## top
module top(
        clk, reset, up, down, hsync, vsync, rgb, pmod_switch, pause_switch,
         MISO, SW, SS, MOSI, SCLK, LED, an, seg
    );
Settings: LEC_CHECK=0, ABC_AREA=1, CAP_MARGIN=20, CORE_MARGIN=2, CORE_UTILIZATION=70, CTS_CLUSTER_SIZE=15, PLACE_DENSITY=0.74, SETUP_SLACK_MARGIN=0.5, SLEW_MARGIN=20; clock period 3.48 ns.
run.sh (not shown) runs the stock make flow with config.mk's settings and CLKGATE_MAP_FILE=.
Rerun with:
==> flow/config.mk (replaced) <==
export PLATFORM = sky130hd
export DESIGN_NAME = top
export DESIGN_NICKNAME = top
export VERILOG_FILES = /design/flow/design.v
export SDC_FILE = /design/flow/constraint.sdc
export NUM_CORES = 4
export LEC_CHECK = 0
export CAP_MARGIN = 20
export CORE_MARGIN = 2
export CORE_UTILIZATION = 64
export SLEW_MARGIN = 20
==> flow/constraint.sdc (replaced) <==
create_clock -name core_clock -period 5.14 [get_ports {clk}]
set_input_delay 1.0280 -clock core_clock [delete_from_list [all_inputs] [get_ports {clk}]]
set_output_delay 1.0280 -clock core_clock [all_outputs]
set_load 0.01 [all_outputs]
What happened: The new run went through all stages and came out clean. Total power decreases by 33%. Flip-flop count does not change. Via count decreases by 14%. Synthesized area decreases by 0.89%. Core utilization decreases by 11 points. Final area decreases by 4.5%. Non-clock buffer count decreases by 29. Global-route usage decreases by 5.3 points.
Rerun with:
--- a/flow/config.mk
+++ b/flow/config.mk
@@ -8,4 +8,6 @@
 export CAP_MARGIN = 20
 export CORE_MARGIN = 2
-export CORE_UTILIZATION = 64
+export CORE_UTILIZATION = 69
+export CTS_CLUSTER_DIAMETER = 54
+export SETUP_SLACK_MARGIN = 0.76
 export SLEW_MARGIN = 20
==> flow/constraint.sdc (replaced) <==
create_clock -name core_clock -period 7.06 [get_ports {clk}]
set_input_delay 1.4120 -clock core_clock [delete_from_list [all_inputs] [get_ports {clk}]]
set_output_delay 1.4120 -clock core_clock [all_outputs]
set_load 0.01 [all_outputs]
Clock skew is about the same.
Hold slack hardly moves.
Sequential power drops by about 27%.
Critical path depth drops by 1.
Power drops by about 25%.
Wire length climbs by 0.37%.
Worst setup slack gets better by 2.0 ns.
Cell count drops by about 0.4%.
Maximum frequency climbs by about 0.8%.
Cell area climbs by 0.38%.
Rerun with:
--- a/flow/config.mk
+++ b/flow/config.mk
@@ -8,6 +8,5 @@
 export CAP_MARGIN = 20
 export CORE_MARGIN = 2
-export CORE_UTILIZATION = 69
-export CTS_CLUSTER_DIAMETER = 54
-export SETUP_SLACK_MARGIN = 0.76
+export CORE_UTILIZATION = 50
+export CTS_CLUSTER_SIZE = 95
 export SLEW_MARGIN = 20
==> flow/constraint.sdc (replaced) <==
create_clock -name core_clock -period 6.15 [get_ports {clk}]
set_input_delay 1.2300 -clock core_clock [delete_from_list [all_inputs] [get_ports {clk}]]
set_output_delay 1.2300 -clock core_clock [all_outputs]
set_load 0.01 [all_outputs]
Outcome: The changed run finished with timing, DRC and antenna clean; synthesized area is unchanged; sequential share of layout area hardly moves; register-to-register slack got worse by 0.95 ns; power rises by a little under a tenth.
Rerun with:
--- a/flow/config.mk
+++ b/flow/config.mk
@@ -6,7 +6,8 @@
 export NUM_CORES = 4
 export LEC_CHECK = 0
+export ABC_AREA = 1
 export CAP_MARGIN = 20
 export CORE_MARGIN = 2
-export CORE_UTILIZATION = 50
-export CTS_CLUSTER_SIZE = 95
+export CORE_UTILIZATION = 72
+export PLACE_DENSITY = 0.38
 export SLEW_MARGIN = 20
==> flow/constraint.sdc (replaced) <==
create_clock -name core_clock -period 2.84 [get_ports {clk}]
set_input_delay 0.5680 -clock core_clock [delete_from_list [all_inputs] [get_ports {clk}]]
set_output_delay 0.5680 -clock core_clock [all_outputs]
set_load 0.01 [all_outputs]
Result: With this change the flow ran to the end with violations: setup timing; worst setup slack loses 2.0 ns; final area came out higher by 5.7%; total power increases by 120%; routed wire length climbs by 17%; first-iteration DRC count rose by 31%; core utilization increases by 29 points; final cell count rose by 14%; clock skew is lower by 0.018 ns; via count came out higher by 20%.
Rerun with:
--- a/flow/config.mk
+++ b/flow/config.mk
@@ -10,4 +10,6 @@
 export CORE_MARGIN = 2
 export CORE_UTILIZATION = 72
-export PLACE_DENSITY = 0.38
+export CTS_CLUSTER_DIAMETER = 355
+export CTS_CLUSTER_SIZE = 14
+export PLACE_DENSITY_LB_ADDON = 0.01
 export SLEW_MARGIN = 20
The new run finished but fails on setup timing.
Cell count decreases slightly.
Power drops by roughly a tenth.
Clock-buffer cell count came out lower by 14.
Sequential share of layout area goes up by 0.47 points.
Maximum frequency is higher by a little under a tenth.
Die size is unchanged.
Hold slack improves by 0.0065 ns.
Via count barely changes.
Power figures rest on the tool's default switching activity, not on a simulated workload.
